==> inputs of 01-02 <==
Design calculator, start of the top module:
module calculator (input CLOCK_50,
							input RESET,
							input KEYPRESSED,
							input [3:0] KEYCODE,
							input [3:0] KEY,
							output [0:6] HEX0, HEX1, HEX2, HEX3, HEX4, HEX5, HEX6, HEX7
							);
clock: 69.1 ns
lec_check: 0
abc_area: 1
cap_margin: 35
cell_pad_in_sites_detail_placement: 2
cell_pad_in_sites_global_placement: 2
core_aspect_ratio: 1.68
core_margin: 3
core_utilization: 58
cts_cluster_size: 64
gpl_routability_driven: 0
gpl_timing_driven: 1
max_routing_layer: met5
min_routing_layer: met2
slew_margin: 20
run.sh (not shown) runs the stock make flow with config.mk's settings and CLKGATE_MAP_FILE=.
==> 08-04 (differences from 01-02) <==
CAP_MARGIN = 5   (was 35)
CELL_PAD_IN_SITES_DETAIL_PLACEMENT = unset   (was 2)
CELL_PAD_IN_SITES_GLOBAL_PLACEMENT = unset   (was 2)
CORE_ASPECT_RATIO = unset   (was 1.68)
CORE_MARGIN = 2   (was 3)
CORE_UTILIZATION = 65   (was 58)
CTS_CLUSTER_SIZE = unset   (was 64)
GPL_ROUTABILITY_DRIVEN = unset   (was 0)
GPL_TIMING_DRIVEN = unset   (was 1)
MAX_ROUTING_LAYER = met4   (was met5)
MIN_ROUTING_LAYER = unset   (was met2)
==> flow/constraint.sdc (replaced) <==
create_clock -name core_clock -period 24.6 [get_ports {CLOCK_50}]
set_input_delay 4.9200 -clock core_clock [delete_from_list [all_inputs] [get_ports {CLOCK_50}]]
set_output_delay 4.9200 -clock core_clock [all_outputs]
set_load 0.01 [all_outputs]
==> results <==
- 01-02 aborted during global placement without I/O on GPL-0301. 08-04 finished but fails on setup timing.
- In area after synthesis, 01-02 and 08-04 do not differ.
- In synthesized cell count, 01-02 and 08-04 do not differ.
- Of 01-02 and 08-04, 01-02 has the higher die area (gap 14%, measured against 08-04).

==> run D <==
calculator again, from the RTL that the note above started with.
clock: 17.2 ns
lec_check: 0
abc_area: 1
cap_margin: 20
core_margin: 2
core_utilization: 68
cts_cluster_diameter: 355
cts_cluster_size: 34
setup_slack_margin: -1.65
slew_margin: 20
==> run G (differences from run D) <==
- ABC_AREA: 1 -> 0
- CELL_PAD_IN_SITES_GLOBAL_PLACEMENT: not set -> 3
- CORE_UTILIZATION: 68 -> 40
- CTS_CLUSTER_DIAMETER: 355 -> 397
- CTS_CLUSTER_SIZE: 34 -> not set
- SETUP_SLACK_MARGIN: -1.65 -> not set
==> flow/constraint.sdc (replaced) <==
create_clock -name core_clock -period 50.0 [get_ports {CLOCK_50}]
set_input_delay 10.0000 -clock core_clock [delete_from_list [all_inputs] [get_ports {CLOCK_50}]]
set_output_delay 10.0000 -clock core_clock [all_outputs]
set_load 0.01 [all_outputs]
==> run B (differences from run D) <==
- CORE_UTILIZATION: 68 -> 11
- CTS_CLUSTER_DIAMETER: 355 -> not set
- CTS_CLUSTER_SIZE: 34 -> not set
- SETUP_SLACK_MARGIN: -1.65 -> not set
==> flow/constraint.sdc (replaced) <==
create_clock -name core_clock -period 71.7 [get_ports {CLOCK_50}]
set_input_delay 14.3400 -clock core_clock [delete_from_list [all_inputs] [get_ports {CLOCK_50}]]
set_output_delay 14.3400 -clock core_clock [all_outputs]
set_load 0.01 [all_outputs]
==> results <==
item	run G	run D	run B
Clock tree from TritonCTS	yes	-	yes
Hold slack	0.483 ns	-	0.478 ns
Count of buffering cells on the critical path with inverters included	11	-	30
Post-synthesis sequential area ratio	9.05%	9.44%	9.44%
Share of synthesized cell area in full adder, half adder and majority cells	17.0%	17.7%	17.7%
Top cell by count, worst path	sky130_fd_sc_hd__o21ai_0	-	sky130_fd_sc_hd__a21oi_1
DRC violations left	0	-	0
Min-Delay Startpoint	memory_register.memreg[2]	-	operand_B.bcdreg[21]
Total Wirelength	184,000 um	-	159,000 um
Post-route core utilization	43.2%	-	13.0%
Cell with the largest stage delay on the worst path	sky130_fd_sc_hd__or4b_4	-	sky130_fd_sc_hd__nor4_1
Status	complete, no violations	did not finish	complete, no violations
Last stage reached	-	global routing (5_1_grt)	-
Worst Clk Skew	0.0346 ns	-	0.0221 ns
Routed WL per cell	19.9 um	-	10.6 um
Clock buffers and inverters, area share	1.71%	-	1.39%
Tap cell instance count	1,755	-	6,149
Syn Area/Cell	7.03 sq um	5.72 sq um	5.72 sq um
Storage element area	4800 sq um	-	4790 sq um
Netlist cell types	126	72	72
